==> indigo: inputs <==
## color_centroid
module color_centroid
  (
    input         clk,
    input         rst,           
    input  [2:0]  rgbfilter,     
    input         new_frame_i,   
    output [14:0] orig_addr,
    input  [11:0] orig_pxl,
    output        proc_we,
    output [14:0] proc_addr,
    output [11:0] proc_pxl,
    output [7:0]  centroid,
    output        new_centroid,
    output [2:0]  proximity
  );
==> flow/config.mk <==
export PLATFORM = sky130hd
export DESIGN_NAME = color_centroid
export DESIGN_NICKNAME = color_centroid
export VERILOG_FILES = /design/flow/design.v
export SDC_FILE = /design/flow/constraint.sdc
export NUM_CORES = 4
export LEC_CHECK = 0
export ABC_AREA = 0
export CAP_MARGIN = 20
export CORE_ASPECT_RATIO = 1.04
export CORE_MARGIN = 2
export CORE_UTILIZATION = 72
export CTS_CLUSTER_SIZE = 35
export HOLD_SLACK_MARGIN = 0.3
export MIN_ROUTING_LAYER = met1
export PLACE_DENSITY = 0.76
export SETUP_SLACK_MARGIN = -0.29
export SLEW_MARGIN = 40
==> flow/constraint.sdc <==
create_clock -name core_clock -period 2.95 [get_ports {clk}]
set_input_delay 0.5900 -clock core_clock [delete_from_list [all_inputs] [get_ports {clk}]]
set_output_delay 0.5900 -clock core_clock [all_outputs]
set_load 0.01 [all_outputs]
run.sh (not shown) runs the stock make flow with config.mk's settings and CLKGATE_MAP_FILE=.
==> maple: changes against indigo <==
- ABC_AREA: 0 -> 1
- CORE_ASPECT_RATIO: 1.04 -> 0.68
- CTS_CLUSTER_SIZE: 35 -> unset
- HOLD_SLACK_MARGIN: 0.3 -> unset
- SETUP_SLACK_MARGIN: -0.29 -> 0.59
==> flow/constraint.sdc (replaced) <==
create_clock -name core_clock -period 3.87 [get_ports {clk}]
set_input_delay 0.7740 -clock core_clock [delete_from_list [all_inputs] [get_ports {clk}]]
set_output_delay 0.7740 -clock core_clock [all_outputs]
set_load 0.01 [all_outputs]
==> summary of the runs <==
Between indigo and maple, the lower clock-buffer cell count is in maple (gap 7).
maple completed without violations. indigo produced a layout that fails on negative setup slack.
Against indigo, the first-iteration DRC count of maple is higher by 60%.
Sequential cell count is the same in maple and indigo.
Between maple and indigo, the lower via count is in indigo (gap about 16%, measured against indigo).
Clock power: indigo is larger than maple (about 28%).
Global-route usage: indigo is lower than maple (1.9 points).
Of maple and indigo, indigo has the higher sequential share of layout area (gap 0.24 points).

* * *

==> inputs of try-pepper <==
Starting RTL as in the previous note.
## color_centroid
module color_centroid
  (
    input         clk,
    input         rst,           
    input  [2:0]  rgbfilter,     
    input         new_frame_i,   
    output [14:0] orig_addr,
    input  [11:0] orig_pxl,
    output        proc_we,
    output [14:0] proc_addr,
    output [11:0] proc_pxl,
    output [7:0]  centroid,
    output        new_centroid,
    output [2:0]  proximity
  );
Settings: LEC_CHECK=0, CAP_MARGIN=20, CELL_PAD_IN_SITES_DETAIL_PLACEMENT=1, CELL_PAD_IN_SITES_GLOBAL_PLACEMENT=0, CORE_ASPECT_RATIO=0.68, CORE_MARGIN=7, CORE_UTILIZATION=45, CTS_CLUSTER_SIZE=84, MIN_ROUTING_LAYER=met1, SLEW_MARGIN=40, TNS_END_PERCENT=85; clock period 3.12 ns.
==> try-quartz: changes against try-pepper <==
CELL_PAD_IN_SITES_DETAIL_PLACEMENT = not set   (was 1)
CELL_PAD_IN_SITES_GLOBAL_PLACEMENT = not set   (was 0)
CORE_ASPECT_RATIO = not set   (was 0.68)
CORE_MARGIN = 2   (was 7)
CORE_UTILIZATION = 62   (was 45)
CTS_CLUSTER_SIZE = not set   (was 84)
MIN_ROUTING_LAYER = not set   (was met1)
SLEW_MARGIN = 20   (was 40)
TNS_END_PERCENT = not set   (was 85)
==> flow/constraint.sdc (replaced) <==
create_clock -name core_clock -period 5.03 [get_ports {clk}]
set_input_delay 1.0060 -clock core_clock [delete_from_list [all_inputs] [get_ports {clk}]]
set_output_delay 1.0060 -clock core_clock [all_outputs]
set_load 0.01 [all_outputs]
==> summary of the runs <==
try-quartz completed without violations. try-pepper finished with setup timing left.
Against try-pepper, the sequential power of try-quartz is lower by about 38%.
Area after synthesis is the same in try-quartz and try-pepper.
Against try-pepper, the via count of try-quartz is smaller by about 7%.
In try-quartz the utilization is higher than in try-pepper, by 15 points.
Between try-quartz and try-pepper, the lower clock skew is in try-quartz (gap 18 ps).
Register-to-register slack: try-quartz is better than try-pepper (1400 ps).
In try-pepper the count of clock-buffer cells in the layout is lower than in try-quartz, by 12.
Routed wire length: try-pepper is larger than try-quartz (29%).
Between try-pepper and try-quartz, the lower hold slack is in try-pepper (gap 16 ps).
In try-quartz the cell area is smaller than in try-pepper, by 8.1%.

* * *

==> inputs of 10-28 <==
color_centroid again, from the RTL that the note above started with.
make LEC_CHECK=0 CAP_MARGIN=20 CELL_PAD_IN_SITES_GLOBAL_PLACEMENT=1 CORE_ASPECT_RATIO=0.68 CORE_MARGIN=5 CORE_UTILIZATION=27 MIN_ROUTING_LAYER=met1 SETUP_SLACK_MARGIN=0.59 SLEW_MARGIN=40 finish   # period 3.12 ns
==> inputs of 08-26, as changes to 10-28 <==
CAP_MARGIN = 0   (was 20)
CELL_PAD_IN_SITES_GLOBAL_PLACEMENT = not set   (was 1)
CORE_ASPECT_RATIO = 1.04   (was 0.68)
CORE_MARGIN = 2   (was 5)
CORE_UTILIZATION = 72   (was 27)
HOLD_SLACK_MARGIN = -0.05   (was not set)
PLACE_DENSITY = 0.63   (was not set)
SETUP_SLACK_MARGIN = -0.25   (was 0.59)
==> flow/constraint.sdc (replaced) <==
create_clock -name core_clock -period 3.17 [get_ports {clk}]
set_input_delay 0.6340 -clock core_clock [delete_from_list [all_inputs] [get_ports {clk}]]
set_output_delay 0.6340 -clock core_clock [all_outputs]
set_load 0.01 [all_outputs]
==> flow_summary.ini <==
; yosys + openroad results
[run_status]
status = complete, but fails checks
violations = setup timing

[setup_path]
slowest_stage = dfrtp_1
path_cells = ha_4 > and3_4 > o21ai_4 > a211oi_4 > nor4b_4 > or2_4 > mux2_4 > a21oi_4 > o21ai_2 > xor2_1 > ha_2 > a21o_1 > a211oi_2 > a21oi_1 > nor3_1 > o21bai_1 > nor3b_2 > o211a_4 > o32ai_2
cpPeakStageDelay_ps = 430
crit_arrival_ps = 4330

[final_timing]
setup_viol = 9
holdWs_ps = 303
relSlewSlack = 0.436
fin_ws_ps = -752

[pwr]
pg_clk_mw = 4.83
clockPowerShare = 0.380
p_sw_mw = 3.73
The numbers above come from 08-26.

==> flow_summary.ini <==
; yosys + openroad results
[run_status]
status = complete, but fails checks
violations = setup timing

[pwr]
p_sw_mw = 4.36
pg_clk_mw = 5.32
clockPowerShare = 0.362

[final_timing]
relSlewSlack = 0.480
setup_viol = 8
fin_ws_ps = -813
holdWs_ps = 189

[place]
hpwl_um = 43000

[setup_path]
cpPeakStageDelay_ps = 570
path_cells = ha_4 > nand4_1 > or4_4 > o21ai_4 > or2_4 > mux2_4 > a21oi_2 > o21ai_1 > xor2_1 > ha_2 > a21o_1 > a211oi_2 > a21oi_2 > nor3_1 > o21bai_1 > nor3b_2 > o211a_4 > o32ai_2
slowest_stage = or4_4
The numbers above come from 10-28.

No activity file was given, so power comes from the tool's default toggle rates.
